<file path="flow/config.mk">
export PLATFORM = sky130hd
export DESIGN_NAME = arkanoid_audio
export DESIGN_NICKNAME = arkanoid_audio
export VERILOG_FILES = /design/flow/design.v
export SDC_FILE = /design/flow/constraint.sdc
export NUM_CORES = 4
export LEC_CHECK = 0
export CAP_MARGIN = 35
export CELL_PAD_IN_SITES_GLOBAL_PLACEMENT = 2
export CORE_MARGIN = 2
export CORE_UTILIZATION = 48
export CTS_CLUSTER_DIAMETER = 223
export GPL_ROUTABILITY_DRIVEN = 1
export GPL_TIMING_DRIVEN = 1
export HOLD_SLACK_MARGIN = 0.04
export MIN_ROUTING_LAYER = met1
export PLACE_DENSITY_LB_ADDON = 0.29
export SLEW_MARGIN = 20
</file>
<file path="flow/constraint.sdc">
create_clock -name core_clock -period 14.2 [get_ports {clk_48m}]
set_input_delay 2.8400 -clock core_clock [delete_from_list [all_inputs] [get_ports {clk_48m}]]
set_output_delay 2.8400 -clock core_clock [all_outputs]
set_load 0.01 [all_outputs]
</file>
<file path="flow/design.v">
module jt49_dcrm2 #(parameter sw=8) (
    input                clk,
    input                cen,
    input                rst,
    input         [sw-1:0]  din,
    output signed [sw-1:0]  dout
);
localparam dw=10;  
reg  signed [sw+dw:0] integ, exact, error;
reg  signed [sw:0] pre_dout;
reg signed [sw:0] q;
always @(*) begin
    exact = integ+error;
    q = exact[sw+dw:dw];
    pre_dout  = { 1'b0, din } - q;
end
assign dout = pre_dout[sw-1:0];
always @(posedge clk)
    if( rst ) begin
        integ <= {sw+dw+1{1'b0}};
        error <= {sw+dw+1{1'b0}};
    end else if( cen ) begin
        integ <= integ + pre_dout;  
        error <= exact-{q, {dw{1'b0}}};
    end
endmodule
module iir_1st_order
#(
	parameter COEFF_WIDTH = 18,
	parameter COEFF_SCALE = 15,
	parameter DATA_WIDTH  = 16,
	parameter COUNT_BITS  = 10
)
(
	input clk,
	input reset,
	input [COUNT_BITS - 1 : 0] div,
	input signed [COEFF_WIDTH - 1 : 0] A2, B1, B2,
   input signed [DATA_WIDTH - 1 :0] in,
   output [DATA_WIDTH - 1:0] out
);
	reg signed [DATA_WIDTH-1:0] x0,x1,y0;
	reg signed [DATA_WIDTH + COEFF_WIDTH - 1 : 0] out32;
	reg [COUNT_BITS - 1:0] count;
	assign out = y0;
	always @ (*) begin
		out32 <= (B1*x0 + B2*x1) - A2*y0;  
	end
	always @ (posedge clk) begin
		if(reset) begin
			count <= 0;
			x0 <= 0;
			x1 <= 0;
			y0 <= 0;
		end
		else begin
			count <= count + 1'd1;
			if (count == div - 1) begin
					count <= 0;
					y0 <= {out32[DATA_WIDTH + COEFF_WIDTH - 1] , out32[COEFF_SCALE + DATA_WIDTH - 2 : COEFF_SCALE]};
					x1 <= x0;
					x0 <= in;
			end
		end
	end
endmodule  
module iir_2nd_order
#(
	parameter COEFF_WIDTH = 18,
	parameter COEFF_SCALE = 14,
	parameter DATA_WIDTH  = 16,
	parameter COUNT_BITS  = 10
)
(
	input clk,
	input reset,
	input [COUNT_BITS - 1 : 0] div,
	input signed [COEFF_WIDTH - 1 : 0] A2, A3, B1, B2, B3,
   input signed [DATA_WIDTH - 1 : 0] in,
   output [DATA_WIDTH - 1 : 0] out
);
	reg signed [DATA_WIDTH-1 : 0] x0,x1,x2;
	reg signed [DATA_WIDTH-1 : 0] y0,y1;
	reg signed [(DATA_WIDTH + COEFF_WIDTH - 1) : 0] out32;
	reg [COUNT_BITS : 0] count;
	assign out = y0;
	always @ (*) begin
		out32 <= (B1*x0 + B2*x1 + B3*x2) - (A2*y0 + A3*y1);  
	end
	always @ (posedge clk) begin
		if(reset) begin
			count <=  0;
			x0 <= 0;
			x1 <= 0;
			x2 <= 0;
			y0 <= 0;
			y1 <= 0; 
		end
		else begin
			count <= count + 1'd1;
			if (count == div - 1) begin
					count <= 0;
					y1 <= y0;
					y0 <= {out32[DATA_WIDTH + COEFF_WIDTH - 1] , out32[(DATA_WIDTH + COEFF_SCALE - 2) : COEFF_SCALE]};
					x2 <= x1;
					x1 <= x0;
					x0 <= in;
			end
		end
	end
endmodule  
module arkanoid_lpf(
	input clk,
	input reset,
	input signed [15:0] in,
	output signed [15:0] out);
	wire [9:0] div = 10'd256;  
	wire signed [17:0] A2;
	wire signed [17:0] B2;
	wire signed [17:0] B1;
	wire signed [15:0] audio_post_lpf1;
	assign A2 = -18'd18211;
	assign B1 = 18'd7278;
	assign B2 = 18'd7278;
	iir_1st_order lpf6db(.clk(clk),
								.reset(reset),
								.div(div),
								.A2(A2),
								.B1(B1),
								.B2(B2),
								.in(in),
								.out(audio_post_lpf1)); 
	assign out = audio_post_lpf1;
endmodule
module arkanoid_audio
(
	input                clk_48m,
	input                reset,       
	input          [9:0] sound_raw,   
	input                pause,
	input                vol_boost,
	output signed [15:0] sound
);
reg [8:0] div;
always @(posedge clk_48m) begin
	if(!reset)
		div <= 9'd0;
	else
		div <= div + 9'd1;
end
wire dcrm_cen = !div;
wire signed [15:0] sound_dcrm;
jt49_dcrm2 #(16) dcrm
(
	.clk(clk_48m),
	.cen(dcrm_cen),
	.rst(~reset),
	.din({5'd0, sound_raw}),
	.dout(sound_dcrm)
);
wire signed [15:0] sound_filtered;
arkanoid_lpf lpf
(
	.clk(clk_48m),
	.reset(~reset),
	.in(sound_dcrm),
	.out(sound_filtered)
);
assign sound = pause ? 16'd0 : vol_boost ? (sound_filtered <<< 16'd5) : (sound_filtered <<< 16'd4);
endmodule
</file>
<file path="flow/run.sh">
#!/bin/bash
# the make line also repeats each setting of config.mk as NAME=value (left out here)
make -C /OpenROAD-flow-scripts/flow DESIGN_CONFIG=/design/flow/config.mk WORK_HOME=/design/flow/orfs CLKGATE_MAP_FILE= finish
</file>
==> impl_metrics.ini, run 1 <==
; flow metrics
[pwr]
clockPowerShare = 0.181
largestPowerGroup = combinational logic
power_per_cell_area_nw_per_um2 = 63.5
net-switching-power_uw = 667
static-leakage-power_uw = 0.0120
netSwitchingFraction = 0.450
seq_power_share = 0.255
power.share.combinational = 0.564
vdd_drop_max_mv = 0.124
internal_power_uw = 816
clockNetworkPower_uw = 269
pwr.group.sequential_uw = 377
powerComb_uw = 837

[logic_synthesis]
synth_area_leader = fa_1
async_flop_share = 0
yosys-top-cells-count = inv_1 (575), fa_1 (355), ha_1 (336), nand2_1 (171), a21oi_1 (158)
post_synth_xor_area_fraction = 0.0636
synth.yosys.chip_area_um2 = 22200
syn_inst = 2463
synthTopCellsByArea = fa_1 (32%), ha_1 (19%), inv_1 (9.7%)
synth.cellmix.simpleShare = 0.101
ys_ff = 104
yosys-dominant-comb-family = adder cells
synthAoiAreaFrac = 0.113
mux_area_frac = 0.00903
ff_type = dfxtp_1
synth.lib_cells_used.distinct = 86
avgSynthCellArea_um2 = 9.01
area_of_the_mapped_netlist_um2 = 22200
adder_share = 0.510
synth_sequential_area_ratio = 0.0939
synth.yosys.warnings = 4
synth_stat.cells = 2463
synth-edff-count = 0
post-synth-top-area-fraction = 0.320
yosysMostFrequentCell = inv_1

[critical_path]
crit_path_max_fanout = 7
ff2ff_setup_slack_ns = 3.97
critPathTopFamily = adder cells
regToRegEndpoint = lpf.lpf6db.y0[14]$_SDFFE_PN0P_
cp-startpoint = lpf.lpf6db.x0[0]$_SDFFE_PN0P_
timing.critical_path.required_ns = 14.52
endpoint = lpf.lpf6db.y0[14]$_SDFFE_PN0P_
timing.critical_path.slowest_cell_delay_ns = 0.58
critical-path-slowest-cell = dfxtp_1
critical-path-top-cell-by-count = fa_1
worst_setup_path_start_kind = register
reg2reg_from = lpf.lpf6db.x0[0]$_SDFFE_PN0P_
r2r.worst_path.cells = 33
cp.depth = 33
crit_arrival_ns = 10.54
cp_num_buf_inv = 4
setup.worst_path.end_class = register
criticalPathCategory = reg2reg

[floorplan]
fp-row-count = 78
io-pin-count = 30
die_height_um = 219
fp.dieArea_um2 = 47900
floorplan.die.width_um = 219
fp-utilization = 0.488
floorplan.core_area_um2 = 45500

[global_route]
vias_in_the_first_global_route = 16600
grt_pass1_wl_um = 88100
largest_net_degree_at_the_start_of_global_routing = 79
antenna_found_initial = 0
grt_overflow = 0
track_usage = 0.239

[placement]
post-dp-hpwl_um = 47100
gpl.final_weighted_congestion = 0.919
placed_cells = 3055
port_buffers = 25

[clocking]
cts_made_buffers = 9
clockRootBuffer = clkbuf_16
clock_pin_slew_of_the_registers_on_the_worst_case_setup_and_hold_paths_ns = 0.09
post-cts-setup-buffer-count = 0
post_cts_resize_count = 0
htree_levels = 3
cts_hold_buf = 0
tritoncts_num_sinks = 104
tritoncts = done
clockBufferDepth = 2
clkLatencyLatePin_ns = 0.40

[timing]
timing.slew.headroom = 0.369
slew_viol_final = 0
max_slew.worst_pin.slew_ns = 0.939
final_period_minus_worst_setup_slack_ns = 10.23
setup_repair_after_global_routing_missed_its_margin = no
finalSetupViolations = 0
finalClockPeriodUsage = 0.720
worst_clock_skew_ns = 0.0188
max_freq_mhz = 97.8
finalHoldViolCount = 0
fin_setup_tns_ns = 0

[route]
drc_errors = 0
detailedRoute.firstPassIterationCount = 5
vias = 16000
route.antenna.remaining_nets = 0
per_cell_via_count_in_the_routed_design = 5.19
num_antenna_cells = 0
wire_per_inst_um = 17.6
wirelength_um = 54100
drtIter0Drc = 825

[min_path]
min_path_type = reg2reg
whs_path_depth = 2
hold_end = dcrm.error[7]$_SDFFE_PN0N_
hold_path.startpoint = dcrm.error[7]$_SDFFE_PN0N_

[outcome]
run_status = no timing/DRC/antenna violations

[layout]
utilization = 0.514
fill_cells = 4386
area_growth_syn_to_layout_pct = 5.29
num-nets-final = 3173
finish.cell_count_without_fillers = 3073

[flow_run]
warnings = 54
cap_violations = 0
## final cells by class
class | instances | area (um2) | share of cell area
multi-input cells | 1739 | 17700 | 0.758
flip-flops and latches | 104 | 2080 | 0.0891
inverters | 576 | 2160 | 0.0926
repair buffers | 38 | 368 | 0.0158
clock buffers | 10 | 229 | 0.00980
well taps | 600 | 751 | 0.0321
clock inverters | 6 | 61.3 | 0.00263
## stage by stage
stage | worst slack (ns) | total power [uW] | cell area, um2 | hold WS, ns
4_1_cts | 4.02 | 1490 | 23300 | 0.465
3_5_place_dp | 4.07 | 1210 | 23000 | 0.453
2_1_floorplan | 4.74 | 1040 | 22200 | 0.430
6_report | 3.97 | 1480 | 23400 | 0.460
5_1_grt | 3.54 | 1620 | 23400 | 0.480
3_3_place_gp | 4.09 | 1200 | 23000 | 0.440
## metal layers
| metal | vias up | GRT usage | wire length [um] |
|---|---|---|---|
| met1 | 7789 | 0.316 | 24400 |
| met4 | 0 | 0.0613 | 1150 |
| met5 | - | 0 | 0 |
| met2 | 239 | 0.410 | 26400 |
| li1 | 7874 | - | - |
| met3 | 50 | 0.0374 | 2140 |
==> inputs of run 2 (changes only) <==
Settings changed: CAP_MARGIN 35 to 5, CELL_PAD_IN_SITES_GLOBAL_PLACEMENT 2 to unset, CORE_UTILIZATION 48 to 70, CTS_CLUSTER_DIAMETER 223 to 26, GPL_ROUTABILITY_DRIVEN 1 to unset, GPL_TIMING_DRIVEN 1 to unset, HOLD_SLACK_MARGIN 0.04 to unset, MIN_ROUTING_LAYER met1 to unset, PLACE_DENSITY set to 0.64, PLACE_DENSITY_LB_ADDON 0.29 to unset, SETUP_SLACK_MARGIN set to 3.41.
Clock period 14.2 ns to 13.3 ns, I/O delays scaled along.
==> run 2 against run 1 <==
Compared with the run above:
- critical path depth rose by 4
- global-route usage rose by 9.6 points
- synthesized cell count did not move
- setup slack got worse by 0.30 ns
- core utilization rose by 23 points
- largest power group unchanged
- highest routed layer unchanged
==> impl_metrics.ini, run 2 <==
; flow metrics
[outcome]
run_status = no timing/DRC/antenna violations

[critical_path]
critical-path-slowest-cell = fa_2
timing.critical_path.required_ns = 13.52
crit_arrival_ns = 9.85
cp_num_buf_inv = 6
r2r.worst_path.cells = 37
timing.critical_path.slowest_cell_delay_ns = 0.58
ff2ff_setup_slack_ns = 3.68
worst_setup_path_start_kind = register
crit_path_max_fanout = 5
critical-path-top-cell-by-count = a21o_1
cp-startpoint = lpf.lpf6db.x0[3]$_SDFFE_PN0P_
endpoint = lpf.lpf6db.y0[15]$_SDFFE_PN0P_
regToRegEndpoint = lpf.lpf6db.y0[15]$_SDFFE_PN0P_
cp.depth = 37
setup.worst_path.end_class = register
reg2reg_from = lpf.lpf6db.x0[3]$_SDFFE_PN0P_
criticalPathCategory = reg2reg
critPathTopFamily = adder cells

[placement]
port_buffers = 25
gpl.final_weighted_congestion = 0.953
post-dp-hpwl_um = 45700
placed_cells = 2856

[min_path]
whs_path_depth = 2
hold_end = dcrm.error[4]$_SDFFE_PN0N_
min_path_type = reg2reg
hold_path.startpoint = dcrm.error[4]$_SDFFE_PN0N_

[floorplan]
fp-utilization = 0.707
floorplan.core_area_um2 = 31400
fp.dieArea_um2 = 33100
die_height_um = 182
floorplan.die.width_um = 182
fp-row-count = 65
io-pin-count = 30

[pwr]
powerComb_uw = 889
netSwitchingFraction = 0.450
clockPowerShare = 0.178
static-leakage-power_uw = 0.0120
report.power.total_uw = 1570
internal_power_uw = 865
clockNetworkPower_uw = 280
seq_power_share = 0.257
power_per_cell_area_nw_per_um2 = 67.0
vdd_drop_max_mv = 0.153
net-switching-power_uw = 709
power.share.combinational = 0.565
pwr.group.sequential_uw = 405
largestPowerGroup = combinational logic

[logic_synthesis]
avgSynthCellArea_um2 = 9.01
synth.yosys.chip_area_um2 = 22200
synth_area_leader = fa_1
synth.cellmix.simpleShare = 0.101
synthAoiAreaFrac = 0.113
ff_type = dfxtp_1
yosys-dominant-comb-family = adder cells
async_flop_share = 0
yosysMostFrequentCell = inv_1
ys_ff = 104
syn_inst = 2463
area_of_the_mapped_netlist_um2 = 22200
synth_sequential_area_ratio = 0.0939
post-synth-top-area-fraction = 0.320
synth.yosys.warnings = 4
synth_stat.cells = 2463
adder_share = 0.510
synthTopCellsByArea = fa_1 (32%), ha_1 (19%), inv_1 (9.7%)
yosys-top-cells-count = inv_1 (575), fa_1 (355), ha_1 (336), nand2_1 (171), a21oi_1 (158)
mux_area_frac = 0.00903
synth-edff-count = 0
synth.lib_cells_used.distinct = 86
post_synth_xor_area_fraction = 0.0636

[flow_run]
warnings = 57
cap_violations = 0

[timing]
hold_slack_ns = 0.461
worst_clock_skew_ns = 0.0163
max_freq_mhz = 104
slew_viol_final = 0
finalHoldViolCount = 0
setup_repair_after_global_routing_missed_its_margin = no
fin_setup_tns_ns = 0
timing.slew.headroom = 0.314
max_slew.worst_pin.slew_ns = 1.03
final_period_minus_worst_setup_slack_ns = 9.62
finalSetupViolations = 0
finalClockPeriodUsage = 0.724

[global_route]
antenna_found_initial = 0
vias_in_the_first_global_route = 17000
track_usage = 0.335
largest_net_degree_at_the_start_of_global_routing = 88
grt_pass1_wl_um = 86100
grt_overflow = 0

[route]
vias = 16500
route.antenna.remaining_nets = 0
wirelength_um = 53700
wire_per_inst_um = 18.6
detailedRoute.firstPassIterationCount = 5
per_cell_via_count_in_the_routed_design = 5.72
num_antenna_cells = 0
drtIter0Drc = 882
drc_errors = 0

[clocking]
clockBufferDepth = 2
clockRootBuffer = clkbuf_16
tritoncts_num_sinks = 104
htree_levels = 3
tritoncts = done
clkLatencyLatePin_ns = 0.38
cts_made_buffers = 9
clock_pin_slew_of_the_registers_on_the_worst_case_setup_and_hold_paths_ns = 0.09
cts_hold_buf = 0

[layout]
fill_cells = 2306
area_growth_syn_to_layout_pct = 5.90
final-comb-area_um2 = 18000
num-nets-final = 3181
regArea_um2 = 2120
finish.cell_count_without_fillers = 2883
[run 2: what timing repair did]
action,4_1_cts,5_1_grt
endpoints found under the setup margin,2,11
gates resized,8,87
pin swaps,0,51
buffers inserted,0,11
[run 2: cell type report]
type	count	area share
Multi-Input combinational cell	1739	0.767
Inverter	576	0.0920
Sequential cell	104	0.0904
Tap cell	402	0.0214
Timing Repair Buffer	46	0.0174
Clock buffer	9	0.00959
Clock inverter	7	0.00261
[run 2: stage by stage]
stage          setup slack (ns)   util  area, um2
6_report                   3.68  0.748      23500
5_1_grt                    3.37  0.748      23500
4_1_cts                    3.41  0.735      23100
3_5_place_dp               3.27  0.725      22800
3_3_place_gp               3.43  0.725      22800
2_1_floorplan              3.84      -      22200
[run 2: metal layers]
layer  GRT usage  vias up  part of all wire
li1            -     7867                 -
met1       0.436     8055              0.41
met2       0.563      445              0.48
met3      0.0505      123             0.052
met4       0.141        0             0.049
met5           0        -                 0
==> inputs of run 3 (changes only) <==
Settings changed: CAP_MARGIN 5 to 20, CORE_UTILIZATION 70 to 71, CTS_CLUSTER_DIAMETER 26 to unset, CTS_CLUSTER_SIZE set to 39, PLACE_DENSITY 0.64 to unset, SETUP_SLACK_MARGIN 3.41 to unset.
Clock period 13.3 ns to 9.35 ns, I/O delays scaled along.
==> run 3 against run 2 <==
Compared with the run above:
- the layout now fails its checks (negative setup slack)
- final cell count is 5.0% higher
- core utilization is 6.0 points higher
- critical path depth is 1 higher
- first-iteration DRC count is 26% higher
- critical endpoint unchanged
- largest power group unchanged
- highest routed layer unchanged
==> impl_metrics.ini, run 3 <==
; flow metrics
[pwr]
pwr.group.sequential_uw = 572
powerComb_uw = 1290
vdd_drop_max_mv = 0.234
clockNetworkPower_uw = 424
power.share.combinational = 0.563
clockPowerShare = 0.186
power_per_cell_area_nw_per_um2 = 92.1
net-switching-power_uw = 1020
netSwitchingFraction = 0.449
static-leakage-power_uw = 0.0129
internal_power_uw = 1260
largestPowerGroup = combinational logic
seq_power_share = 0.251

[flow_run]
warnings = 58
cap_violations = 0

[min_path]
hold_end = dcrm.error[4]$_SDFFE_PN0N_
min_path_type = reg2reg
hold_path.startpoint = dcrm.error[4]$_SDFFE_PN0N_
whs_path_depth = 2

[floorplan]
io-pin-count = 30
floorplan.die.width_um = 181
fp.dieArea_um2 = 32700
die_height_um = 181
fp-row-count = 64
fp-utilization = 0.723
floorplan.core_area_um2 = 30700

[global_route]
track_usage = 0.353
antenna_found_initial = 0
grt_pass1_wl_um = 90400
vias_in_the_first_global_route = 18200
grt_overflow = 0
largest_net_degree_at_the_start_of_global_routing = 84

[logic_synthesis]
synth.lib_cells_used.distinct = 86
synthAoiAreaFrac = 0.113
synth_area_leader = fa_1
synthTopCellsByArea = fa_1 (32%), ha_1 (19%), inv_1 (9.7%)
mux_area_frac = 0.00903
ys_ff = 104
yosys-top-cells-count = inv_1 (575), fa_1 (355), ha_1 (336), nand2_1 (171), a21oi_1 (158)
synth_sequential_area_ratio = 0.0939
synth.cellmix.simpleShare = 0.101
yosysMostFrequentCell = inv_1
area_of_the_mapped_netlist_um2 = 22200
syn_inst = 2463
yosys-dominant-comb-family = adder cells
synth.yosys.chip_area_um2 = 22200
synth.yosys.warnings = 4
post-synth-top-area-fraction = 0.320
post_synth_xor_area_fraction = 0.0636
synth-edff-count = 0
synth_stat.cells = 2463
adder_share = 0.510
ff_type = dfxtp_1
async_flop_share = 0
avgSynthCellArea_um2 = 9.01

[critical_path]
timing.critical_path.slowest_cell_delay_ns = 0.54
criticalPathCategory = reg2reg
setup.worst_path.end_class = register
critical-path-slowest-cell = fa_1
reg2reg_from = lpf.lpf6db.x0[12]$_SDFFE_PN0P_
critPathTopFamily = adder cells
endpoint = lpf.lpf6db.y0[15]$_SDFFE_PN0P_
worst_setup_path_start_kind = register
crit_path_max_fanout = 3
timing.critical_path.required_ns = 9.66
cp-startpoint = lpf.lpf6db.x0[12]$_SDFFE_PN0P_
r2r.worst_path.cells = 38
crit_arrival_ns = 10.02
critical-path-top-cell-by-count = fa_1
cp_num_buf_inv = 8
cp.depth = 38
ff2ff_setup_slack_ns = -0.35
regToRegEndpoint = lpf.lpf6db.y0[15]$_SDFFE_PN0P_

[route]
vias = 17500
detailedRoute.firstPassIterationCount = 5
wire_per_inst_um = 18.9
drc_errors = 0
wirelength_um = 57100
num_antenna_cells = 0
per_cell_via_count_in_the_routed_design = 5.79
drtIter0Drc = 1108
route.antenna.remaining_nets = 0

[clocking]
htree_levels = 3
tritoncts_num_sinks = 104
cts_made_buffers = 9
tritoncts = done
clockBufferDepth = 2
clock_pin_slew_of_the_registers_on_the_worst_case_setup_and_hold_paths_ns = 0.09
clkLatencyLatePin_ns = 0.40
clockRootBuffer = clkbuf_16

[timing]
finalHoldViolCount = 0
slew_viol_final = 0
pnr_worst_setup_slack_ns = -0.354
max_slew.worst_pin.slew_ns = 0.952
fin_setup_tns_ns = -0.858
finalClockPeriodUsage = 1.04
max_freq_mhz = 103
final_period_minus_worst_setup_slack_ns = 9.70
setup_repair_after_global_routing_missed_its_margin = yes
worst_clock_skew_ns = 0.0175
finalSetupViolations = 6
timing.slew.headroom = 0.363

[layout]
finish.cell_count_without_fillers = 3026
finish.instance_area_um2 = 24800
num-nets-final = 3330
area_growth_syn_to_layout_pct = 11.7

[placement]
port_buffers = 25
placed_cells = 2986
post_dp_cell_area_um2 = 23800
post-dp-hpwl_um = 47000
gpl.final_weighted_congestion = 0.997

[outcome]
failed_checks = negative setup slack
run_status = complete, but fails checks
==> run 3: repair_timing <==
| action | in CTS | in global routing |
|---|---|---|
| pin swaps | 47 | 53 |
| gates resized | 52 | 52 |
| endpoints found under the setup margin | 11 | 12 |
| hold buffers | 0 | 0 |
| buffers inserted | 15 | 10 |
==> run 3: final cells by class <==
class,count,area (um2)
multi-input combinational,1739,18200
fill,2004,5890
inverter,576,2160
sequential,104,2110
timing repair buffer,195,1540
tap,396,495
clock buffer,11,233
clock inverter,5,65.1
==> run 3: metal layers <==
metal | vias to the layer above | routed length [um] | track usage | part of all wire
met5 | - | 0 | 0 | 0
met4 | 0 | 2860 | 0.161 | 0.050
met3 | 158 | 3700 | 0.0627 | 0.065
met2 | 621 | 28000 | 0.603 | 0.49
met1 | 8577 | 22500 | 0.437 | 0.39
li1 | 8177 | - | - | -
==> run 3: through the flow <==
step | power, uW | worst slack, ns | utilization | hold WS [ns]
after detailed placement | 1830 | -0.470 | 0.776 | 0.451
final | 2280 | -0.354 | 0.808 | 0.460
after floorplan | 1580 | 0.00224 | - | 0.430
after global placement | 1790 | -0.243 | 0.776 | 0.438
after CTS | 2260 | -0.230 | 0.797 | 0.462
after global routing | 2450 | -0.635 | 0.808 | 0.486
==> inputs of run 4 (changes only) <==
Settings changed: CORE_UTILIZATION 71 to 69, CTS_CLUSTER_DIAMETER set to 400, CTS_CLUSTER_SIZE 39 to 98, SETUP_SLACK_MARGIN set to 3.62.
Clock period 9.35 ns to 12.3 ns, I/O delays scaled along.
==> run 4 against run 3 <==
Compared with the run above:
- the run now finishes clean
- area after synthesis is the same
- register-to-register slack improved by 3.1 ns
- critical path type unchanged
- design area is 2.3% lower
- largest cell class unchanged
- setup slack gained 3.1 ns
- clock-buffer cell count is 1 lower
- synthesized cell count stayed put
- via count decreased by 4.7%
- wire length decreased by 3.9%
- clock power down 27%
- worst hold slack better by 0.0029 ns
==> impl_metrics.ini, run 4 <==
; flow metrics
[route]
per_cell_via_count_in_the_routed_design = 5.72
drc_errors = 0
drtIter0Drc = 860
wirelength_um = 54800
wire_per_inst_um = 18.8
route.antenna.remaining_nets = 0
vias = 16700
detailedRoute.firstPassIterationCount = 5
num_antenna_cells = 0

[critical_path]
setup.worst_path.end_class = register
criticalPathCategory = reg2reg
cp_num_buf_inv = 7
ff2ff_setup_slack_ns = 2.75
timing.critical_path.required_ns = 12.62
critPathTopFamily = adder cells
crit_arrival_ns = 9.86
critical-path-top-cell-by-count = fa_1
regToRegEndpoint = lpf.lpf6db.y0[15]$_SDFFE_PN0P_
reg2reg_from = lpf.lpf6db.x0[2]$_SDFFE_PN0P_
r2r.worst_path.cells = 37
worst_setup_path_start_kind = register
timing.critical_path.slowest_cell_delay_ns = 0.56
cp.depth = 37
cp-startpoint = lpf.lpf6db.x0[2]$_SDFFE_PN0P_
critical-path-slowest-cell = fa_1
endpoint = lpf.lpf6db.y0[15]$_SDFFE_PN0P_
crit_path_max_fanout = 4

[timing]
setup_repair_after_global_routing_missed_its_margin = yes
fin_setup_tns_ns = 0
finalClockPeriodUsage = 0.776
slew_viol_final = 0
hold_slack_ns = 0.462
max_freq_mhz = 105
finalHoldViolCount = 0
max_slew.worst_pin.slew_ns = 0.978
final_period_minus_worst_setup_slack_ns = 9.55
timing.slew.headroom = 0.346
finalSetupViolations = 0
worst_clock_skew_ns = 0.0211

[pwr]
power_per_cell_area_nw_per_um2 = 70.8
powerComb_uw = 971
static-leakage-power_uw = 0.0123
internal_power_uw = 942
clockPowerShare = 0.180
largestPowerGroup = combinational logic
power.share.combinational = 0.567
netSwitchingFraction = 0.450
vdd_drop_max_mv = 0.178
net-switching-power_uw = 771
seq_power_share = 0.254
pwr.group.sequential_uw = 435
clockNetworkPower_uw = 308

[logic_synthesis]
synth-edff-count = 0
async_flop_share = 0
synth_stat.cells = 2463
synth_area_leader = fa_1
ys_ff = 104
synth.yosys.chip_area_um2 = 22200
mux_area_frac = 0.00903
yosys-dominant-comb-family = adder cells
synth.lib_cells_used.distinct = 86
ff_type = dfxtp_1
post-synth-top-area-fraction = 0.320
area_of_the_mapped_netlist_um2 = 22200
synth.yosys.warnings = 4
post_synth_xor_area_fraction = 0.0636
synth.cellmix.simpleShare = 0.101
adder_share = 0.510
yosys-top-cells-count = inv_1 (575), fa_1 (355), ha_1 (336), nand2_1 (171), a21oi_1 (158)
avgSynthCellArea_um2 = 9.01
synthAoiAreaFrac = 0.113
synth_sequential_area_ratio = 0.0939
synthTopCellsByArea = fa_1 (32%), ha_1 (19%), inv_1 (9.7%)
yosysMostFrequentCell = inv_1
syn_inst = 2463

[placement]
gpl.final_weighted_congestion = 0.967
port_buffers = 25
post-dp-hpwl_um = 45400
placed_cells = 2855

[global_route]
grt_pass1_wl_um = 88000
antenna_found_initial = 0
vias_in_the_first_global_route = 17300
track_usage = 0.340
largest_net_degree_at_the_start_of_global_routing = 78
grt_overflow = 0

[floorplan]
die_height_um = 183
io-pin-count = 30
fp-row-count = 65
floorplan.die.width_um = 183
floorplan.core_area_um2 = 31600
fp-utilization = 0.701
fp.dieArea_um2 = 33600

[min_path]
whs_path_depth = 2
min_path_type = reg2reg
hold_path.startpoint = dcrm.error[7]$_SDFFE_PN0N_
hold_end = dcrm.error[7]$_SDFFE_PN0N_

[clocking]
htree_levels = 3
tritoncts_num_sinks = 104
clock_pin_slew_of_the_registers_on_the_worst_case_setup_and_hold_paths_ns = 0.09
cts_made_buffers = 9
tritoncts = done
clockBufferDepth = 2
clkLatencyLatePin_ns = 0.39
clockRootBuffer = clkbuf_16
cts_hold_buf = 0

[layout]
area_growth_syn_to_layout_pct = 9.11
final-comb-area_um2 = 18400
regArea_um2 = 2130
finish.cell_count_without_fillers = 2919
num-nets-final = 3217
fill_cells = 2255

[outcome]
run_status = no timing/DRC/antenna violations

[flow_run]
cap_violations = 0
warnings = 59
-- run 4: timing repair --
| action | 4_1_cts | 5_1_grt |
|---|---|---|
| gates resized | 88 | 37 |
| setup buffers | 36 | 11 |
| pin swaps | 92 | 69 |
| endpoints found under the setup margin | 14 | 15 |
-- run 4: metal layers --
metal	vias up	global-route usage	share of wire
met1	8196	0.429	0.41
met3	128	0.0415	0.047
met2	441	0.596	0.50
met5	-	0	0
li1	7942	-	-
met4	0	0.139	0.044
-- run 4: stage by stage --
step,total power (uW),util,worst slack (ns),area (um2)
after floorplan,1200,-,3.21,22500
after global placement,1370,0.728,2.61,23000
after detailed placement,1390,0.728,2.33,23000
after CTS,1710,0.757,2.82,24000
after global routing,1850,0.765,2.45,24200
final,1710,0.765,2.75,24200
-- run 4: layout make-up --
| class | instances | share of cell area |
|---|---|---|
| repair buffers | 82 | 0.0302 |
| inverters | 576 | 0.0893 |
| flip-flops and latches | 104 | 0.0879 |
| clock buffers | 10 | 0.00987 |
| clock inverters | 6 | 0.00248 |
| multi-input cells | 1739 | 0.759 |
| well taps | 402 | 0.0208 |
==> inputs of run 5 (changes only) <==
Settings changed: ABC_AREA set to 1, CELL_PAD_IN_SITES_DETAIL_PLACEMENT set to 2, CORE_MARGIN 2 to 3, CORE_UTILIZATION 69 to 40, CTS_CLUSTER_DIAMETER 400 to unset, CTS_CLUSTER_SIZE 98 to 45, HOLD_SLACK_MARGIN set to 0.19, SETUP_SLACK_MARGIN 3.62 to unset.
Clock period 12.3 ns to 17.0 ns, I/O delays scaled along.
==> run 5 against run 4 <==
Compared with the run above:
- final cell count is 24% higher
- via count is 24% higher
- highest routed layer unchanged
- clock power shrank 22%
- design area grew 1.1%
==> impl_metrics.ini, run 5 <==
; flow metrics
[outcome]
run_status = no timing/DRC/antenna violations

[logic_synthesis]
synth.cellmix.simpleShare = 0.129
async_flop_share = 0
synth_area_leader = fa_1
yosys-dominant-comb-family = adder cells
synth_stat.cells = 2837
post-synth-top-area-fraction = 0.308
syn_inst = 2837
mux_area_frac = 0.000489
area_of_the_mapped_netlist_um2 = 23000
synth.yosys.warnings = 4
synth.lib_cells_used.distinct = 56
synthAoiAreaFrac = 0.103
yosys-top-cells-count = inv_1 (761), fa_1 (355), ha_1 (336), nand2_1 (324), nor2_1 (172)
ys_ff = 104
yosysMostFrequentCell = inv_1
avgSynthCellArea_um2 = 8.12
synth-edff-count = 0
ff_type = dfxtp_1
synth_sequential_area_ratio = 0.0904
adder_share = 0.491
synthTopCellsByArea = fa_1 (31%), ha_1 (18%), inv_1 (12%)
post_synth_xor_area_fraction = 0.0551
synth.yosys.chip_area_um2 = 23000

[timing]
timing.slew.headroom = 0.306
fin_setup_tns_ns = 0
finalClockPeriodUsage = 0.679
finalSetupViolations = 0
setup_repair_after_global_routing_missed_its_margin = no
max_freq_mhz = 86.6
slew_viol_final = 0
final_period_minus_worst_setup_slack_ns = 11.55
finalHoldViolCount = 0
worst_clock_skew_ns = 0.0202
max_slew.worst_pin.slew_ns = 1.04

[clocking]
clkLatencyLatePin_ns = 0.43
clock_pin_slew_of_the_registers_on_the_worst_case_setup_and_hold_paths_ns = 0.10
htree_levels = 3
tritoncts = done
post-cts-setup-buffer-count = 0
cts_hold_buf = 0
clockBufferDepth = 2
cts_made_buffers = 9
post_cts_resize_count = 0
clockRootBuffer = clkbuf_16
tritoncts_num_sinks = 104

[layout]
fill_cells = 6472
area_growth_syn_to_layout_pct = 6.18
num-nets-final = 3559
utilization = 0.431

[route]
wire_per_inst_um = 30.3
route.antenna.remaining_nets = 0
per_cell_via_count_in_the_routed_design = 5.74
dr_wl_met3_um = 4760
drtIter0Drc = 1061
met2_wirelength_um = 56000
wirelength_um = 109000
drc_errors = 0
vias = 20700
detailedRoute.firstPassIterationCount = 7
wl_met1_um = 35800
top_layer_used = met4

[floorplan]
die_height_um = 246
io-pin-count = 30
fp.dieArea_um2 = 60500
fp-utilization = 0.406
floorplan.core_area_um2 = 56700
fp-row-count = 87
floorplan.die.width_um = 246

[pwr]
pwr.group.sequential_uw = 346
power_per_cell_area_nw_per_um2 = 71.0
net-switching-power_uw = 986
seq_power_share = 0.199
largestPowerGroup = combinational logic
internal_power_uw = 752
netSwitchingFraction = 0.568
clockPowerShare = 0.138
vdd_drop_max_mv = 0.156
clockNetworkPower_uw = 239
power.share.combinational = 0.663
static-leakage-power_uw = 0.0134
powerComb_uw = 1150

[critical_path]
criticalPathCategory = reg2reg
crit_path_max_fanout = 6
critical-path-slowest-cell = fa_1
worst_setup_path_start_kind = register
regToRegEndpoint = lpf.lpf6db.y0[10]$_SDFFE_PN0P_
cp_num_buf_inv = 9
cp-startpoint = lpf.lpf6db.x0[0]$_SDFFE_PN0P_
ff2ff_setup_slack_ns = 5.45
critical-path-top-cell-by-count = inv_1
crit_arrival_ns = 11.88
timing.critical_path.required_ns = 17.33
cp.depth = 38
endpoint = lpf.lpf6db.y0[10]$_SDFFE_PN0P_
r2r.worst_path.cells = 38
critPathTopFamily = adder cells
setup.worst_path.end_class = register
timing.critical_path.slowest_cell_delay_ns = 0.74
reg2reg_from = lpf.lpf6db.x0[0]$_SDFFE_PN0P_

[global_route]
grt_pass1_wl_um = 162000
antenna_found_initial = 2
vias_in_the_first_global_route = 25300
grt_overflow = 0
track_usage = 0.369
largest_net_degree_at_the_start_of_global_routing = 45

[min_path]
min_path_type = reg2reg
hold_path.startpoint = lpf.lpf6db.count[0]$_SDFF_PP0_
whs_path_depth = 1
hold_end = lpf.lpf6db.count[0]$_SDFF_PP0_

[placement]
post-dp-hpwl_um = 93700
gpl.final_weighted_congestion = 0.958
port_buffers = 25

[flow_run]
warnings = 54
cap_violations = 0
==> run 5: stage by stage <==
step | cell area [um2] | hold slack [ns] | cells | setup slack, ns | total power [uW]
floorplan | 23000 | 0.417 | 2840 | 8.35 | 1090
global placement | 24200 | 0.425 | 3599 | 6.85 | 1340
detailed placement | 24200 | 0.438 | 3599 | 6.19 | 1460
CTS | 24500 | 0.456 | 3615 | 6.17 | 1720
global route | 24500 | 0.472 | 3615 | 5.13 | 1850
finish | 24500 | 0.455 | 3617 | 5.45 | 1740
==> run 5: layout make-up <==
type                    count  area (um2)  area share
flip-flops and latches    104        2080      0.0851
repair buffers             33         310      0.0127
clock inverters             7        61.3     0.00251
well taps                 756         946      0.0387
diodes                      2        5.00    0.000205
inverters                 770        2890       0.118
multi-input cells        1936       17900       0.733
clock buffers               9         225     0.00921
==> run 5: per-layer routing <==
metal / global-route usage / up-vias
met4: 0.360 / 0
met1: 0.337 / 10500
met5: 0.000817 / -
met2: 0.669 / 832
li1: - / 8820
met3: 0.0785 / 614
==> inputs of run 6 (changes only) <==
Settings changed: ABC_AREA 1 to unset, CELL_PAD_IN_SITES_DETAIL_PLACEMENT 2 to unset, CELL_PAD_IN_SITES_GLOBAL_PLACEMENT set to 3, CORE_ASPECT_RATIO set to 1.42, CORE_MARGIN 3 to 2, CORE_UTILIZATION 40 to 71, CTS_CLUSTER_DIAMETER set to 187, CTS_CLUSTER_SIZE 45 to unset, GPL_ROUTABILITY_DRIVEN set to 1, HOLD_SLACK_MARGIN 0.19 to unset, MAX_ROUTING_LAYER set to met5, MIN_ROUTING_LAYER set to met2, PLACE_DENSITY_LB_ADDON set to 0.16.
Clock period 17.0 ns to 7.34 ns, I/O delays scaled along.
==> run 6 against run 5 <==
Compared with the run above:
- the flow now stops in 3_1_place_gp_skip_io
- synthesized cell count shrank 13%
- die size shrank 46%
- area after synthesis shrank 3.7%
==> impl_metrics.ini, run 6 <==
; implementation run metrics
[logic_synthesis]
post_synth_xor_area_fraction = 0.0636
synth.cellmix.simpleShare = 0.101
synth_area_leader = fa_1
ys_ff = 104
synthAoiAreaFrac = 0.113
post-synth-top-area-fraction = 0.320
syn_inst = 2463
ff_type = dfxtp_1
synth.lib_cells_used.distinct = 86
adder_share = 0.510
mux_area_frac = 0.00903
yosys-top-cells-count = inv_1 (575), fa_1 (355), ha_1 (336), nand2_1 (171), a21oi_1 (158)
yosysMostFrequentCell = inv_1
synth_stat.cells = 2463
synth-edff-count = 0
avgSynthCellArea_um2 = 9.01
yosys-dominant-comb-family = adder cells
synth.yosys.warnings = 4
synth.yosys.chip_area_um2 = 22200
async_flop_share = 0
synth_sequential_area_ratio = 0.0939
synthTopCellsByArea = fa_1 (32%), ha_1 (19%), inv_1 (9.7%)
area_of_the_mapped_netlist_um2 = 22200

[floorplan]
fp.dieArea_um2 = 32700
floorplan.die.width_um = 152
fp-row-count = 77
fp-utilization = 0.717
die_height_um = 215
floorplan.core_area_um2 = 30900

[outcome]
run_status = stopped before the end
failing_step = 3_1_place_gp_skip_io
error_message = [ERROR FLW-0024] Place density exceeds 1.0 (current PLACE_DENSITY_LB_ADDON =  0.16). Please check if the value of  PLACE_DENSITY_LB_ADDON is between 0 and 0.99.
==> inputs of run 7 (changes only) <==
Settings changed: ABC_AREA set to 1, CELL_PAD_IN_SITES_GLOBAL_PLACEMENT 3 to unset, CORE_ASPECT_RATIO 1.42 to unset, CORE_UTILIZATION 71 to 72, CTS_CLUSTER_DIAMETER 187 to unset, GPL_ROUTABILITY_DRIVEN 1 to unset, MAX_ROUTING_LAYER met5 to unset, MIN_ROUTING_LAYER met2 to unset, PLACE_DENSITY set to 0.42, PLACE_DENSITY_LB_ADDON 0.16 to unset, SETUP_SLACK_MARGIN set to -0.5, TNS_END_PERCENT set to 15.
Clock period 7.34 ns to 7.31 ns, I/O delays scaled along.
==> run 7 against run 6 <==
Compared with the run above:
- the run fails in 5_1_grt
- synthesized cell count is 15% higher
- area after synthesis is 3.9% higher
- die size is 2.3% higher
==> impl_metrics.ini, run 7 <==
; implementation run metrics
[clocking]
htree_levels = 3
clockBufferDepth = 2
cts_hold_buf = 0
cts_made_buffers = 9
tritoncts_num_sinks = 104
clockRootBuffer = clkbuf_16

[logic_synthesis]
avgSynthCellArea_um2 = 8.12
synth_area_leader = fa_1
yosys-dominant-comb-family = adder cells
ys_ff = 104
synth-edff-count = 0
async_flop_share = 0
synthAoiAreaFrac = 0.103
synth.yosys.warnings = 4
yosys-top-cells-count = inv_1 (761), fa_1 (355), ha_1 (336), nand2_1 (324), nor2_1 (172)
ff_type = dfxtp_1
synth_sequential_area_ratio = 0.0904
synthTopCellsByArea = fa_1 (31%), ha_1 (18%), inv_1 (12%)
synth.lib_cells_used.distinct = 56
synth.cellmix.simpleShare = 0.129
synth_stat.cells = 2837
syn_inst = 2837
adder_share = 0.491
post-synth-top-area-fraction = 0.308
synth.yosys.chip_area_um2 = 23000
yosysMostFrequentCell = inv_1
mux_area_frac = 0.000489
post_synth_xor_area_fraction = 0.0551
area_of_the_mapped_netlist_um2 = 23000

[outcome]
failing_step = 5_1_grt
run_status = stopped before the end
error_message = [ERROR GRT-0232] Routing congestion too high. Check the congestion heatmap in the GUI.

[floorplan]
fp.dieArea_um2 = 33400
fp-utilization = 0.730
floorplan.core_area_um2 = 31600
die_height_um = 183
fp-row-count = 65
floorplan.die.width_um = 183
io-pin-count = 30

[global_route]
grt_overflow = 141
track_usage = 0.719

[placement]
port_buffers = 25
gpl.final_weighted_congestion = 1.02
placed_cells = 3573
post-place-ws_ns = -1.89
post-dp-hpwl_um = 64100
## run 7: metal layers
| metal | GRT overflow | GRT usage |
|---|---|---|
| met5 | 0 | 0.240 |
| met4 | 53 | 0.715 |
| met3 | 2 | 0.539 |
| met2 | 84 | 0.908 |
| met1 | 2 | 0.719 |
## run 7: stage by stage
step / instance area [um2] / utilization
after floorplan: 23400 / -
after detailed placement: 26600 / 0.842
after CTS: 27500 / 0.872
after global placement: 26600 / 0.842
## run 7: repair_timing
item	in CTS
pin swaps	83
resized	127
endpoints found under the setup margin	16
setup buffers	10
==> inputs of run 8 (changes only) <==
Settings changed: ABC_AREA 1 to unset, CORE_UTILIZATION 72 to 40, PLACE_DENSITY 0.42 to unset, SETUP_SLACK_MARGIN -0.5 to 0.03, TNS_END_PERCENT 15 to unset.
Clock period 7.31 ns to 10.3 ns, I/O delays scaled along.
==> run 8 against run 7 <==
Compared with the run above:
- the run now finishes clean
- die size up 71%
- synthesized cell count is 13% lower
- area after synthesis down 3.7%
==> impl_metrics.ini, run 8 <==
; flow metrics
[pwr]
powerComb_uw = 1130
internal_power_uw = 1120
power_per_cell_area_nw_per_um2 = 85.5
net-switching-power_uw = 902
largestPowerGroup = combinational logic
seq_power_share = 0.258
netSwitchingFraction = 0.447
static-leakage-power_uw = 0.0120
vdd_drop_max_mv = 0.165
clockPowerShare = 0.183
clockNetworkPower_uw = 369
power.share.combinational = 0.559
pwr.group.sequential_uw = 520

[route]
per_cell_via_count_in_the_routed_design = 4.97
vias = 16000
detailedRoute.firstPassIterationCount = 5
wirelength_um = 53600
drc_errors = 0
num_antenna_cells = 0
route.antenna.remaining_nets = 0
wire_per_inst_um = 16.6
drtIter0Drc = 702

[placement]
port_buffers = 25
post_dp_cell_area_um2 = 23200
gpl.final_weighted_congestion = 0.909
post-dp-hpwl_um = 46500

[logic_synthesis]
avgSynthCellArea_um2 = 9.01
adder_share = 0.510
yosysMostFrequentCell = inv_1
synth.yosys.warnings = 4
synth.lib_cells_used.distinct = 86
yosys-dominant-comb-family = adder cells
yosys-top-cells-count = inv_1 (575), fa_1 (355), ha_1 (336), nand2_1 (171), a21oi_1 (158)
synth_sequential_area_ratio = 0.0939
synth.yosys.chip_area_um2 = 22200
area_of_the_mapped_netlist_um2 = 22200
synth.cellmix.simpleShare = 0.101
synthAoiAreaFrac = 0.113
post-synth-top-area-fraction = 0.320
synthTopCellsByArea = fa_1 (32%), ha_1 (19%), inv_1 (9.7%)
post_synth_xor_area_fraction = 0.0636
ys_ff = 104
syn_inst = 2463
synth_area_leader = fa_1
async_flop_share = 0
mux_area_frac = 0.00903
synth-edff-count = 0
synth_stat.cells = 2463
ff_type = dfxtp_1

[layout]
area_growth_syn_to_layout_pct = 6.31
num-nets-final = 3174
utilization = 0.429
finish.instance_area_um2 = 23600

[timing]
timing.slew.headroom = 0.359
final_period_minus_worst_setup_slack_ns = 9.81
finalSetupViolations = 0
setup_repair_after_global_routing_missed_its_margin = no
max_slew.worst_pin.slew_ns = 0.956
slew_viol_final = 0
finalClockPeriodUsage = 0.953
hold_slack_ns = 0.462
finalHoldViolCount = 0
max_freq_mhz = 102
fin_setup_tns_ns = 0
worst_clock_skew_ns = 0.0180

[critical_path]
cp-startpoint = lpf.lpf6db.x0[10]$_SDFFE_PN0P_
endpoint = lpf.lpf6db.y0[15]$_SDFFE_PN0P_
setup.worst_path.end_class = register
cp.depth = 37
r2r.worst_path.cells = 37
ff2ff_setup_slack_ns = 0.49
criticalPathCategory = reg2reg
timing.critical_path.required_ns = 10.61
critical-path-top-cell-by-count = fa_1
timing.critical_path.slowest_cell_delay_ns = 0.55
crit_path_max_fanout = 6
cp_num_buf_inv = 6
crit_arrival_ns = 10.12
worst_setup_path_start_kind = register
critPathTopFamily = adder cells
regToRegEndpoint = lpf.lpf6db.y0[15]$_SDFFE_PN0P_
reg2reg_from = lpf.lpf6db.x0[10]$_SDFFE_PN0P_
critical-path-slowest-cell = fa_1

[clocking]
clockRootBuffer = clkbuf_16
tritoncts_num_sinks = 104
clockBufferDepth = 2
clock_pin_slew_of_the_registers_on_the_worst_case_setup_and_hold_paths_ns = 0.09
post_cts_resize_count = 0
clkLatencyLatePin_ns = 0.40
post-cts-setup-buffer-count = 0
cts_made_buffers = 9
cts_hold_buf = 0
tritoncts = done
htree_levels = 3

[global_route]
largest_net_degree_at_the_start_of_global_routing = 78
track_usage = 0.197
vias_in_the_first_global_route = 16700
grt_overflow = 0
antenna_found_initial = 0
grt_pass1_wl_um = 87600

[floorplan]
io-pin-count = 30
floorplan.core_area_um2 = 55000
die_height_um = 239
fp-utilization = 0.403
fp.dieArea_um2 = 57400
fp-row-count = 86
floorplan.die.width_um = 239

[min_path]
whs_path_depth = 2
hold_path.startpoint = dcrm.error[7]$_SDFFE_PN0N_
hold_end = dcrm.error[7]$_SDFFE_PN0N_
min_path_type = reg2reg

[flow_run]
cap_violations = 0
warnings = 54

[outcome]
run_status = no timing/DRC/antenna violations
==> run 8: layout make-up <==
type,instances,area [um2]
clock inverter,7,77.6
sequential,104,2080
multi-input combinational,1739,17700
tap,748,936
clock buffer,9,225
timing repair buffer,39,355
inverter,576,2160
fill,5451,31400
==> run 8: per-stage QoR <==
stage | setup slack [ns] | total power (uW) | std cells
finish | 0.489 | 2020 | 3222
global route | 0.0252 | 2200 | 3222
CTS | 0.224 | 2030 | 3222
detailed placement | 0.267 | 1640 | 3206
global placement | 0.371 | 1630 | 3206
floorplan | 0.841 | 1430 | 2466
==> run 8: routing by layer <==
metal  global-route usage  up-vias  wire length [um]
li1                     -     7852                 -
met1                0.260     7826             24700
met2                0.336      266             25800
met3               0.0270       59              1830
met4               0.0551        0              1330
met5                    0        -                 0
==> inputs of run 9 (changes only) <==
Settings changed: CAP_MARGIN 20 to 15, CORE_UTILIZATION 40 to 71, CTS_CLUSTER_DIAMETER set to 29, CTS_CLUSTER_SIZE set to 41, HOLD_SLACK_MARGIN set to -0.08, MAX_ROUTING_LAYER set to met4, SETUP_SLACK_MARGIN 0.03 to 2.65, SLEW_MARGIN 20 to 35.
Clock period 10.3 ns to 9.59 ns, I/O delays scaled along.
==> run 9 against run 8 <==
Compared with the run above:
- still clean on timing, DRC and antenna
- sequential power is 7.3% higher
- setup slack got worse by 0.38 ns
- maximum frequency grew 3.5%
- die size shrank 43%
- global-route usage increased by 17 points
- design area rose by 5.0%
- wire length up 7.0%
- flip-flop count unchanged
- final cell count fell by 9.0%
- worst hold slack worse by 0.00070 ns
- via count up 7.2%
- critical endpoint unchanged
- largest power group unchanged
==> impl_metrics.ini, run 9 <==
; flow metrics
[clocking]
clock_pin_slew_of_the_registers_on_the_worst_case_setup_and_hold_paths_ns = 0.08
clockRootBuffer = clkbuf_16
tritoncts = done
cts_made_buffers = 9
htree_levels = 3
clkLatencyLatePin_ns = 0.39
clockBufferDepth = 2
cts_hold_buf = 0
tritoncts_num_sinks = 104

[pwr]
clockNetworkPower_uw = 418
static-leakage-power_uw = 0.0124
power_per_cell_area_nw_per_um2 = 96.9
vdd_drop_max_mv = 0.274
powerComb_uw = 1420
power.share.combinational = 0.593
internal_power_uw = 1320
clockPowerShare = 0.174
largestPowerGroup = combinational logic
seq_power_share = 0.232
netSwitchingFraction = 0.450
report.power.total_uw = 2400
pwr.group.sequential_uw = 558
net-switching-power_uw = 1080

[layout]
finish.instance_area_um2 = 24800
num-nets-final = 3236
fill_cells = 2013
finish.cell_count_without_fillers = 2932
area_growth_syn_to_layout_pct = 11.6
utilization = 0.807

[min_path]
hold_end = dcrm.error[5]$_SDFFE_PN0N_
whs_path_depth = 2
min_path_type = reg2reg
hold_path.startpoint = dcrm.error[5]$_SDFFE_PN0N_

[route]
wire_per_inst_um = 19.6
per_cell_via_count_in_the_routed_design = 5.85
drtIter0Drc = 1033
vias = 17200
route.antenna.remaining_nets = 0
drc_errors = 0
detailedRoute.firstPassIterationCount = 5
wirelength_um = 57400
num_antenna_cells = 0

[logic_synthesis]
yosys-top-cells-count = inv_1 (575), fa_1 (355), ha_1 (336), nand2_1 (171), a21oi_1 (158)
synth.yosys.warnings = 4
synth_sequential_area_ratio = 0.0939
adder_share = 0.510
avgSynthCellArea_um2 = 9.01
synth.yosys.chip_area_um2 = 22200
ys_ff = 104
post-synth-top-area-fraction = 0.320
yosysMostFrequentCell = inv_1
async_flop_share = 0
synth.lib_cells_used.distinct = 86
yosys-dominant-comb-family = adder cells
synth_area_leader = fa_1
post_synth_xor_area_fraction = 0.0636
synthTopCellsByArea = fa_1 (32%), ha_1 (19%), inv_1 (9.7%)
synthAoiAreaFrac = 0.113
area_of_the_mapped_netlist_um2 = 22200
syn_inst = 2463
ff_type = dfxtp_1
mux_area_frac = 0.00903
synth.cellmix.simpleShare = 0.101
synth_stat.cells = 2463
synth-edff-count = 0

[flow_run]
cap_violations = 0
warnings = 59

[critical_path]
ff2ff_setup_slack_ns = 0.11
r2r.worst_path.cells = 39
criticalPathCategory = reg2reg
cp.depth = 39
regToRegEndpoint = lpf.lpf6db.y0[15]$_SDFFE_PN0P_
critPathTopFamily = adder cells
critical-path-slowest-cell = fa_1
crit_arrival_ns = 9.78
reg2reg_from = lpf.lpf6db.x0[2]$_SDFFE_PN0P_
crit_path_max_fanout = 7
endpoint = lpf.lpf6db.y0[15]$_SDFFE_PN0P_
setup.worst_path.end_class = register
timing.critical_path.slowest_cell_delay_ns = 0.54
cp-startpoint = lpf.lpf6db.x0[2]$_SDFFE_PN0P_
timing.critical_path.required_ns = 9.89
critical-path-top-cell-by-count = fa_1
cp_num_buf_inv = 7
worst_setup_path_start_kind = register

[placement]
port_buffers = 25
post-dp-hpwl_um = 46700
placed_cells = 2870
post_dp_cell_area_um2 = 23200
gpl.final_weighted_congestion = 0.999

[global_route]
vias_in_the_first_global_route = 18000
antenna_found_initial = 0
grt_pass1_wl_um = 91500
grt_overflow = 0
track_usage = 0.368
largest_net_degree_at_the_start_of_global_routing = 64

[timing]
worst_clock_skew_ns = 0.0144
max_slew.worst_pin.slew_ns = 0.902
finalClockPeriodUsage = 0.988
slew_viol_final = 0
finalSetupViolations = 0
hold_slack_ns = 0.461
finalHoldViolCount = 0
max_freq_mhz = 106
setup_repair_after_global_routing_missed_its_margin = yes
final_period_minus_worst_setup_slack_ns = 9.48
timing.slew.headroom = 0.397

[floorplan]
fp-row-count = 64
fp-utilization = 0.723
floorplan.core_area_um2 = 30700
io-pin-count = 30
die_height_um = 181
floorplan.die.width_um = 181
fp.dieArea_um2 = 32700

[outcome]
run_status = no timing/DRC/antenna violations
==> run 9: repair_timing <==
item                       in CTS  in global routing
setup endpoints to repair      22                 22
gates resized                  85                 99
pin swaps                      81                 78
gates cloned                    0                  0
setup buffers                  27                 19
==> run 9: layer usage <==
layer,up-vias,global-route usage,part of all wire,wire length (um)
met5,-,-,0,0
met4,0,0.164,0.044,2540
met3,158,0.0619,0.062,3540
met2,559,0.617,0.50,28600
met1,8442,0.437,0.40,22700
li1,8003,-,-,-
==> run 9: through the flow <==
step | setup slack, ns | TNS, ns
6_report | 0.112 | 0
3_3_place_gp | 0.121 | 0
2_1_floorplan | 0.495 | 0
3_5_place_dp | 0.0359 | 0
5_1_grt | -0.198 | -0.422
4_1_cts | 0.113 | 0
==> run 9: final cells by class <==
class / instances / area, um2 / area share
Clock inverter: 6 / 82.6 / 0.00334
Inverter: 576 / 2160 / 0.0874
Multi-Input combinational cell: 1739 / 18800 / 0.759
Tap cell: 396 / 495 / 0.0200
Timing Repair Buffer: 101 / 863 / 0.0349
Clock buffer: 10 / 229 / 0.00925
Sequential cell: 104 / 2130 / 0.0862
==> inputs of run 10 (changes only) <==
Settings changed: CAP_MARGIN 15 to 5, CORE_ASPECT_RATIO set to 0.87, CORE_UTILIZATION 71 to 70, CTS_CLUSTER_DIAMETER 29 to 26, CTS_CLUSTER_SIZE 41 to unset, HOLD_SLACK_MARGIN -0.08 to unset, SETUP_SLACK_MARGIN 2.65 to 3.41, SLEW_MARGIN 35 to 20, TNS_END_PERCENT set to 5.
Clock period 9.59 ns to 13.5 ns, I/O delays scaled along.
==> run 10 against run 9 <==
Compared with the run above:
- largest cell class unchanged
- global-route usage decreased by 1.7 points
- combinational power shrank 37%
- total power down 35%
- via count shrank 3.7%
- critical endpoint is now lpf.lpf6db.y0[9]$_SDFFE_PN0P_
- clock skew shrank 0.0048 ns
- setup slack gained 3.6 ns
- sequential power decreased by 29%
- clock-buffer cell count is 1 lower
==> impl_metrics.ini, run 10 <==
; flow metrics
[critical_path]
r2r.worst_path.cells = 36
endpoint = lpf.lpf6db.y0[9]$_SDFFE_PN0P_
critical-path-top-cell-by-count = fa_1
worst_setup_path_start_kind = register
critical-path-slowest-cell = a211oi_1
reg2reg_from = lpf.lpf6db.x0[4]$_SDFFE_PN0P_
cp.depth = 36
setup.worst_path.end_class = register
crit_arrival_ns = 10.12
cp-startpoint = lpf.lpf6db.x0[4]$_SDFFE_PN0P_
regToRegEndpoint = lpf.lpf6db.y0[9]$_SDFFE_PN0P_
crit_path_max_fanout = 5
ff2ff_setup_slack_ns = 3.69
criticalPathCategory = reg2reg
critPathTopFamily = adder cells
timing.critical_path.required_ns = 13.80
timing.critical_path.slowest_cell_delay_ns = 0.53
cp_num_buf_inv = 5

[timing]
hold_slack_ns = 0.459
finalClockPeriodUsage = 0.727
finalHoldViolCount = 0
final_period_minus_worst_setup_slack_ns = 9.81
setup_repair_after_global_routing_missed_its_margin = yes
max_freq_mhz = 102
timing.slew.headroom = 0.181
worst_clock_skew_ns = 0.00963
finalSetupViolations = 0
fin_setup_tns_ns = 0
slew_viol_final = 0
max_slew.worst_pin.slew_ns = 1.21

[route]
num_antenna_cells = 0
drtIter0Drc = 879
per_cell_via_count_in_the_routed_design = 5.75
wire_per_inst_um = 18.6
route.antenna.remaining_nets = 0
detailedRoute.firstPassIterationCount = 5
wirelength_um = 53500
vias = 16500
drc_errors = 0

[logic_synthesis]
ff_type = dfxtp_1
synthAoiAreaFrac = 0.113
avgSynthCellArea_um2 = 9.01
synth_area_leader = fa_1
synth.yosys.warnings = 4
adder_share = 0.510
mux_area_frac = 0.00903
post_synth_xor_area_fraction = 0.0636
synth_sequential_area_ratio = 0.0939
yosys-top-cells-count = inv_1 (575), fa_1 (355), ha_1 (336), nand2_1 (171), a21oi_1 (158)
yosysMostFrequentCell = inv_1
ys_ff = 104
synth_stat.cells = 2463
syn_inst = 2463
area_of_the_mapped_netlist_um2 = 22200
async_flop_share = 0
synth.lib_cells_used.distinct = 86
synthTopCellsByArea = fa_1 (32%), ha_1 (19%), inv_1 (9.7%)
yosys-dominant-comb-family = adder cells
synth-edff-count = 0
synth.cellmix.simpleShare = 0.101
post-synth-top-area-fraction = 0.320
synth.yosys.chip_area_um2 = 22200

[floorplan]
die_height_um = 170
io-pin-count = 30
fp-row-count = 60
fp.dieArea_um2 = 33100
floorplan.core_area_um2 = 31100
fp-utilization = 0.714
floorplan.die.width_um = 195

[pwr]
powerComb_uw = 889
largestPowerGroup = combinational logic
pwr.group.sequential_uw = 394
power_per_cell_area_nw_per_um2 = 66.8
net-switching-power_uw = 698
clockPowerShare = 0.174
power.share.combinational = 0.572
seq_power_share = 0.254
static-leakage-power_uw = 0.0120
internal_power_uw = 856
netSwitchingFraction = 0.449
vdd_drop_max_mv = 0.175
clockNetworkPower_uw = 271

[flow_run]
warnings = 57
cap_violations = 0

[clocking]
clockRootBuffer = clkbuf_16
clkLatencyLatePin_ns = 0.37
clock_pin_slew_of_the_registers_on_the_worst_case_setup_and_hold_paths_ns = 0.08
clockBufferDepth = 2
htree_levels = 3
cts_hold_buf = 0
tritoncts = done
tritoncts_num_sinks = 104
cts_made_buffers = 9

[placement]
port_buffers = 25
post_dp_cell_area_um2 = 22800
post-dp-hpwl_um = 45900
gpl.final_weighted_congestion = 0.978

[min_path]
hold_end = dcrm.error[6]$_SDFFE_PN0N_
whs_path_depth = 2
min_path_type = reg2reg
hold_path.startpoint = dcrm.error[6]$_SDFFE_PN0N_

[global_route]
antenna_found_initial = 0
track_usage = 0.351
grt_pass1_wl_um = 87300
grt_overflow = 0
vias_in_the_first_global_route = 17100
largest_net_degree_at_the_start_of_global_routing = 84

[layout]
fill_cells = 2359
utilization = 0.748
num-nets-final = 3171
finish.instance_area_um2 = 23200
area_growth_syn_to_layout_pct = 4.78

[outcome]
run_status = no timing/DRC/antenna violations
[run 10: cell type report]
| type | instances | area (um2) | area share |
|---|---|---|---|
| Inverter | 576 | 2160 | 0.0930 |
| Sequential cell | 104 | 2100 | 0.0905 |
| Timing Repair Buffer | 36 | 333 | 0.0143 |
| Clock buffer | 9 | 225 | 0.00969 |
| Multi-Input combinational cell | 1739 | 17800 | 0.768 |
| Clock inverter | 7 | 71.3 | 0.00307 |
| Tap cell | 403 | 504 | 0.0217 |
[run 10: metal layers]
layer  vias to the layer above  global-route usage  wire, um
met1                      8127               0.440     22900
li1                       7866                   -         -
met5                         -                   -         0
met4                         0               0.119      1920
met3                       122              0.0668      3120
met2                       412               0.576     25600
[run 10: repair_timing]
item | in CTS | in global routing
pin swaps | 0 | 11
endpoints found under the setup margin | 1 | 8
hold endpoints to repair | 0 | 0
gates resized | 1 | 43
setup buffers | 0 | 1
[run 10: metrics by stage]
stage               power (uW)  std cells  worst slack, ns
finish                    1550       2874             3.69
global placement          1240       2857             3.65
detailed placement        1270       2857             3.41
CTS                       1550       2873             3.42
global route              1670       2874             3.31
floorplan                 1090       2466             4.04
==> inputs of run 11 (changes only) <==
Settings changed: ABC_AREA set to 1, CAP_MARGIN 5 to 20, CELL_PAD_IN_SITES_DETAIL_PLACEMENT set to 0, CORE_ASPECT_RATIO 0.87 to 0.89, CORE_UTILIZATION 70 to 72, CTS_CLUSTER_DIAMETER 26 to unset, CTS_CLUSTER_SIZE set to 13, GPL_ROUTABILITY_DRIVEN set to 0, HOLD_SLACK_MARGIN set to -0.08, MIN_ROUTING_LAYER set to met1, PLACE_DENSITY_LB_ADDON set to 0.09, SETUP_SLACK_MARGIN 3.41 to unset, SLEW_MARGIN 20 to 40, TNS_END_PERCENT 5 to unset.
Clock period 13.5 ns to 8.27 ns, I/O delays scaled along.
==> run 11 against run 10 <==
Compared with the run above:
- the layout now fails its checks (negative setup slack)
- highest routed layer unchanged
- critical endpoint is now lpf.lpf6db.y0[11]$_SDFFE_PN0P_
- clock-buffer cell count is the same
- total power grew 120%
- maximum frequency shrank 8.1%
==> impl_metrics.ini, run 11 <==
; flow metrics
[route]
top_layer_used = met4
route.antenna.remaining_nets = 0
detailedRoute.firstPassIterationCount = 23
vias = 23700
drtIter0Drc = 3825
wirelength_um = 93600
dr_wl_met3_um = 15700
wire_per_inst_um = 26.6
drc_errors = 0
met2_wirelength_um = 37900
wl_met1_um = 28600
per_cell_via_count_in_the_routed_design = 6.73

[floorplan]
fp.dieArea_um2 = 33400
floorplan.core_area_um2 = 31400
io-pin-count = 30
floorplan.die.width_um = 194
fp-row-count = 61
die_height_um = 173
fp-utilization = 0.734

[pwr]
power.share.combinational = 0.647
seq_power_share = 0.204
power_per_cell_area_nw_per_um2 = 123
clockNetworkPower_uw = 507
pwr.group.sequential_uw = 689
vdd_drop_max_mv = 0.384
clockPowerShare = 0.150
powerComb_uw = 2190
largestPowerGroup = combinational logic
static-leakage-power_uw = 0.0147
net-switching-power_uw = 1840
netSwitchingFraction = 0.544
internal_power_uw = 1540

[min_path]
min_path_type = reg2reg
hold_path.startpoint = lpf.lpf6db.count[0]$_SDFF_PP0_
hold_end = lpf.lpf6db.count[0]$_SDFF_PP0_
whs_path_depth = 1

[critical_path]
critPathTopFamily = adder cells
reg2reg_from = lpf.lpf6db.x0[13]$_SDFFE_PN0P_
critical-path-top-cell-by-count = fa_1
endpoint = lpf.lpf6db.y0[11]$_SDFFE_PN0P_
timing.critical_path.required_ns = 8.61
cp.depth = 34
crit_path_max_fanout = 5
timing.critical_path.slowest_cell_delay_ns = 0.96
cp-startpoint = lpf.lpf6db.x0[13]$_SDFFE_PN0P_
crit_arrival_ns = 11.02
critical-path-slowest-cell = xor2_1
criticalPathCategory = reg2reg
regToRegEndpoint = lpf.lpf6db.y0[11]$_SDFFE_PN0P_
worst_setup_path_start_kind = register
cp_num_buf_inv = 9
setup.worst_path.end_class = register
ff2ff_setup_slack_ns = -2.41
r2r.worst_path.cells = 34

[timing]
finalClockPeriodUsage = 1.29
max_slew.worst_pin.slew_ns = 1.18
final_period_minus_worst_setup_slack_ns = 10.68
worst_clock_skew_ns = 0.0195
timing.slew.headroom = 0.214
finalSetupViolations = 16
slew_viol_final = 0
setup_repair_after_global_routing_missed_its_margin = yes
finalHoldViolCount = 0
max_freq_mhz = 93.7
pnr_worst_setup_slack_ns = -2.41
hold_slack_ns = 0.454

[logic_synthesis]
syn_inst = 2837
adder_share = 0.491
synthTopCellsByArea = fa_1 (31%), ha_1 (18%), inv_1 (12%)
synthAoiAreaFrac = 0.103
post-synth-top-area-fraction = 0.308
synth.cellmix.simpleShare = 0.129
synth_sequential_area_ratio = 0.0904
async_flop_share = 0
ys_ff = 104
mux_area_frac = 0.000489
synth_area_leader = fa_1
synth.yosys.warnings = 4
synth.yosys.chip_area_um2 = 23000
synth_stat.cells = 2837
synth-edff-count = 0
yosysMostFrequentCell = inv_1
area_of_the_mapped_netlist_um2 = 23000
avgSynthCellArea_um2 = 8.12
synth.lib_cells_used.distinct = 56
yosys-dominant-comb-family = adder cells
post_synth_xor_area_fraction = 0.0551
ff_type = dfxtp_1
yosys-top-cells-count = inv_1 (761), fa_1 (355), ha_1 (336), nand2_1 (324), nor2_1 (172)

[layout]
final-comb-area_um2 = 19500
area_growth_syn_to_layout_pct = 19.4
regArea_um2 = 2120
finish.instance_area_um2 = 27500
num-nets-final = 3797
fill_cells = 1478

[clocking]
cts_made_buffers = 9
tritoncts_num_sinks = 104
tritoncts = done
htree_levels = 3
clock_pin_slew_of_the_registers_on_the_worst_case_setup_and_hold_paths_ns = 0.10
clkLatencyLatePin_ns = 0.43
clockBufferDepth = 2
clockRootBuffer = clkbuf_16

[global_route]
track_usage = 0.485
largest_net_degree_at_the_start_of_global_routing = 45
grt_pass1_wl_um = 121000
grt_overflow = 0
antenna_found_initial = 8
vias_in_the_first_global_route = 22800

[flow_run]
warnings = 57
cap_violations = 0

[outcome]
failed_checks = negative setup slack
run_status = complete, but fails checks

[placement]
post-place-ws_ns = -0.748
post_dp_cell_area_um2 = 25600
post-dp-hpwl_um = 58400
port_buffers = 25
run 11: repair_timing:
action,CTS,global route
hold buffers,0,0
buffers inserted,28,15
pin swaps,103,120
gates resized,168,140
endpoints found under the setup margin,16,16
gates cloned,0,0
endpoints found under the hold margin,0,0
run 11: area by class of cell:
| type | count | area share |
|---|---|---|
| multi-input cells | 1936 | 0.708 |
| inverters | 770 | 0.105 |
| repair buffers | 271 | 0.0785 |
| flip-flops and latches | 104 | 0.0769 |
| well taps | 409 | 0.0186 |
| clock buffers | 9 | 0.00819 |
| clock inverters | 7 | 0.00378 |
| diodes | 11 | 0.00100 |
run 11: metal layers:
metal / GRT usage / up-vias
met2: 0.733 / 2340
li1: - / 9336
met1: 0.544 / 10900
met3: 0.157 / 1113
met4: 0.343 / 0
met5: - / -
run 11: per-stage QoR:
step / power [uW] / util / std cells / TNS [ns]
after floorplan: 2230 / - / 2840 / -0.0502
after global placement: 2680 / 0.817 / 3453 / -4.83
after detailed placement: 2750 / 0.817 / 3453 / -8.37
after CTS: 3250 / 0.856 / 3494 / -6.48
after global routing: 3570 / 0.877 / 3516 / -33.60
final: 3390 / 0.877 / 3517 / -33.18
Power and IR drop assume default switching activity.
